## my_chip
module my_chip (
    input logic [11:0] io_in,  
    output logic [11:0] io_out,  
    input logic clock,
    input logic reset  
);
    ChipInterface #(.FRE(25000)) chipInterface_inst(
        .clock(clock),
        .confirm(io_in[0]),
        .clear(io_in[1]),
        .algorithm_select_mode(io_in[2]),
        .reset(reset),
        .enter0(io_in[3]), 
        .enter1(io_in[4]),
        .led(io_out[5:0])
    );
    assign io_out[11:6] = 6'b0;
endmodule
clock: 8.18 ns
lec_check: 0
abc_area: 0
cap_margin: 20
cell_pad_in_sites_detail_placement: 0
core_aspect_ratio: 1.04
core_margin: 2
core_utilization: 58
max_routing_layer: met4
place_density_lb_addon: 0.03
setup_slack_margin: 1.28
slew_margin: 20
tns_end_percent: 45
run.sh (not shown) runs the stock make flow with config.mk's settings and CLKGATE_MAP_FILE=.
==> next run, changes <==
Settings changed: ABC_AREA 0 to unset, CELL_PAD_IN_SITES_DETAIL_PLACEMENT 0 to unset, CORE_ASPECT_RATIO 1.04 to unset, CORE_UTILIZATION 58 to 40, MAX_ROUTING_LAYER met4 to unset, PLACE_DENSITY_LB_ADDON 0.03 to unset, SETUP_SLACK_MARGIN 1.28 to unset, TNS_END_PERCENT 45 to unset.
Clock period 8.18 ns to 4.42 ns, I/O delays scaled along.
=> The new run ran to the end with no violations; final area is higher slightly; wire length climbs by a few percent; synthesized cell count is unchanged; die area rose by well over a third; non-clock buffer count increases by 8.

my_chip again, from the RTL that the note above started with.
export LEC_CHECK = 0
export CAP_MARGIN = 20
export CORE_MARGIN = 2
export CORE_UTILIZATION = 40
export CTS_CLUSTER_DIAMETER = 354
export CTS_CLUSTER_SIZE = 99
export SLEW_MARGIN = 35
export TNS_END_PERCENT = 35
create_clock -name core_clock -period 10.0 [get_ports {clock}]
Edit:
Settings changed: ABC_AREA from default to 1, CORE_MARGIN 2 to 3, CTS_CLUSTER_DIAMETER 354 to default, CTS_CLUSTER_SIZE 99 to 13, MAX_ROUTING_LAYER from default to met5, SLEW_MARGIN 35 to 20, TNS_END_PERCENT 35 to default.
What happened: Utilization rises by 0.80 points. Synthesized area rises by 7.4%. Routed wire length rises by about 24%. Maximum frequency rises by about 8%. Clock power rises by about 3%. Sequential power barely changes. Cell count rises by 25%.
Edit:
Settings changed: CORE_MARGIN 3 to 2, CORE_UTILIZATION 40 to 15, CTS_CLUSTER_DIAMETER from default to 354, CTS_CLUSTER_SIZE 13 to 99, MAX_ROUTING_LAYER met5 to default, SETUP_SLACK_MARGIN from default to 2.84, SLEW_MARGIN 20 to 35, TNS_END_PERCENT from default to 35.
=>
- The new run went through all stages and came out clean
- via count drops by 1.2%
- clock-buffer cell count climbs by 1
- die area climbs to 2.6 times its value
- setup slack improved by 0.025 ns
- register-to-register slack improved by 0.02 ns
- critical path depth climbs by 1
- routed wire length drops by 0.73%
- final area climbs by about 6.6%
- maximum frequency climbs by about 0.6%
- power climbs by about 5%
Edit:
Settings changed: ABC_AREA 1 to default, CELL_PAD_IN_SITES_GLOBAL_PLACEMENT from default to 2, CORE_MARGIN 2 to 4, CORE_UTILIZATION 15 to 40, CTS_CLUSTER_DIAMETER 354 to default, CTS_CLUSTER_SIZE 99 to default, GPL_TIMING_DRIVEN from default to 0, MAX_ROUTING_LAYER from default to met5, PLACE_DENSITY_LB_ADDON from default to 0.22, SETUP_SLACK_MARGIN 2.84 to default, TNS_END_PERCENT 35 to default.
Outcome: Wire length goes down by a little under a tenth. Sequential cell count is unchanged. Utilization is higher by 28 points. Clock-buffer cell count drops by 1. Via count is lower by roughly a tenth.

Starting RTL as in the previous note.
==> flow/config.mk <==
export PLATFORM = sky130hd
export DESIGN_NAME = my_chip
export DESIGN_NICKNAME = my_chip
export VERILOG_FILES = /design/flow/design.v
export SDC_FILE = /design/flow/constraint.sdc
export NUM_CORES = 4
export LEC_CHECK = 0
export ABC_AREA = 1
export CAP_MARGIN = 20
export CORE_MARGIN = 2
export CORE_UTILIZATION = 70
export CTS_CLUSTER_SIZE = 40
export SLEW_MARGIN = 20
==> flow/constraint.sdc <==
create_clock -name core_clock -period 3.21 [get_ports {clock}]
set_input_delay 0.6420 -clock core_clock [delete_from_list [all_inputs] [get_ports {clock}]]
set_output_delay 0.6420 -clock core_clock [all_outputs]
set_load 0.01 [all_outputs]
The starting point completed and failed the layout checks on negative setup slack.
Change:
- ABC_AREA: 1 -> not set
- CORE_UTILIZATION: 70 -> 72
- CTS_CLUSTER_SIZE: 40 -> not set
- clock period: 3.21 -> 2.59 ns (I/O delays scaled with it)
What happened: The changed run finished but failed the layout checks on negative setup slack. Power rose by 17%. Via count fell by 11%. Worst setup slack degrades by 0.64 ns. Die area fell by 9.2%. Hold slack hardly moves.

Starting RTL as in the previous note.
Settings: LEC_CHECK=0, ABC_AREA=1, CAP_MARGIN=20, CORE_MARGIN=2, CORE_UTILIZATION=72, CTS_CLUSTER_DIAMETER=29, PLACE_DENSITY_LB_ADDON=0.19, SETUP_SLACK_MARGIN=0.49, SLEW_MARGIN=20; clock period 3.13 ns.
The baseline completed, yet does not pass: setup timing.
Change:
--- a/flow/config.mk
+++ b/flow/config.mk
@@ -8,8 +8,6 @@
 export ABC_AREA = 1
 export CAP_MARGIN = 20
+export CORE_ASPECT_RATIO = 1.33
 export CORE_MARGIN = 2
 export CORE_UTILIZATION = 72
-export CTS_CLUSTER_DIAMETER = 29
-export PLACE_DENSITY_LB_ADDON = 0.19
-export SETUP_SLACK_MARGIN = 0.49
 export SLEW_MARGIN = 20
==> flow/constraint.sdc (replaced) <==
create_clock -name core_clock -period 2.45 [get_ports {clock}]
set_input_delay 0.4900 -clock core_clock [delete_from_list [all_inputs] [get_ports {clock}]]
set_output_delay 0.4900 -clock core_clock [all_outputs]
set_load 0.01 [all_outputs]
The changed run finished but fails on setup timing; synthesized area stays the same; synthesized cell count does not change; die area stays flat; fmax is lower by 2.0%; design area is higher by 2.6%; total power is higher by 36%; non-clock buffer count is higher by 26; setup slack loses 750 ps; routed wire length is higher by 4.2%; core utilization is higher by 1.3 points.
Change:
--- a/flow/config.mk
+++ b/flow/config.mk
@@ -7,7 +7,11 @@
 export LEC_CHECK = 0
 export ABC_AREA = 1
-export CAP_MARGIN = 20
-export CORE_ASPECT_RATIO = 1.33
+export CAP_MARGIN = 40
+export CORE_ASPECT_RATIO = 0.5
 export CORE_MARGIN = 2
 export CORE_UTILIZATION = 72
-export SLEW_MARGIN = 20
+export CTS_CLUSTER_DIAMETER = 397
+export CTS_CLUSTER_SIZE = 97
+export SETUP_SLACK_MARGIN = 0.15
+export SLEW_MARGIN = 35
+export TNS_END_PERCENT = 5
Result: The new run completed and failed the layout checks on setup timing. Global-route usage rises by 0.45 points. Routed wire length rises by 3.4%. Synthesized area stays the same.
Change:
==> flow/config.mk (replaced) <==
export PLATFORM = sky130hd
export DESIGN_NAME = my_chip
export DESIGN_NICKNAME = my_chip
export VERILOG_FILES = /design/flow/design.v
export SDC_FILE = /design/flow/constraint.sdc
export NUM_CORES = 4
export LEC_CHECK = 0
export CAP_MARGIN = 20
export CORE_MARGIN = 2
export CORE_UTILIZATION = 18
export SLEW_MARGIN = 20
==> flow/constraint.sdc (replaced) <==
create_clock -name core_clock -period 15.3 [get_ports {clock}]
set_input_delay 3.0600 -clock core_clock [delete_from_list [all_inputs] [get_ports {clock}]]
set_output_delay 3.0600 -clock core_clock [all_outputs]
set_load 0.01 [all_outputs]
With this change the flow finished with timing, DRC and antenna clean.
Worst hold slack stays flat.
Wire length went down by 27%.
Power went down by about 80%.
Die size went up to 3.6 times its value.
Sequential power went down by about 80%.
Clock skew went up by 4.2 ps.
Count of clock-buffer cells in the layout went down by 1.
Via count went down by about 26%.
Cell count went up by 6.7%.
Critical path depth went down by 3.
No activity file was given, so power comes from the tool's default toggle rates.
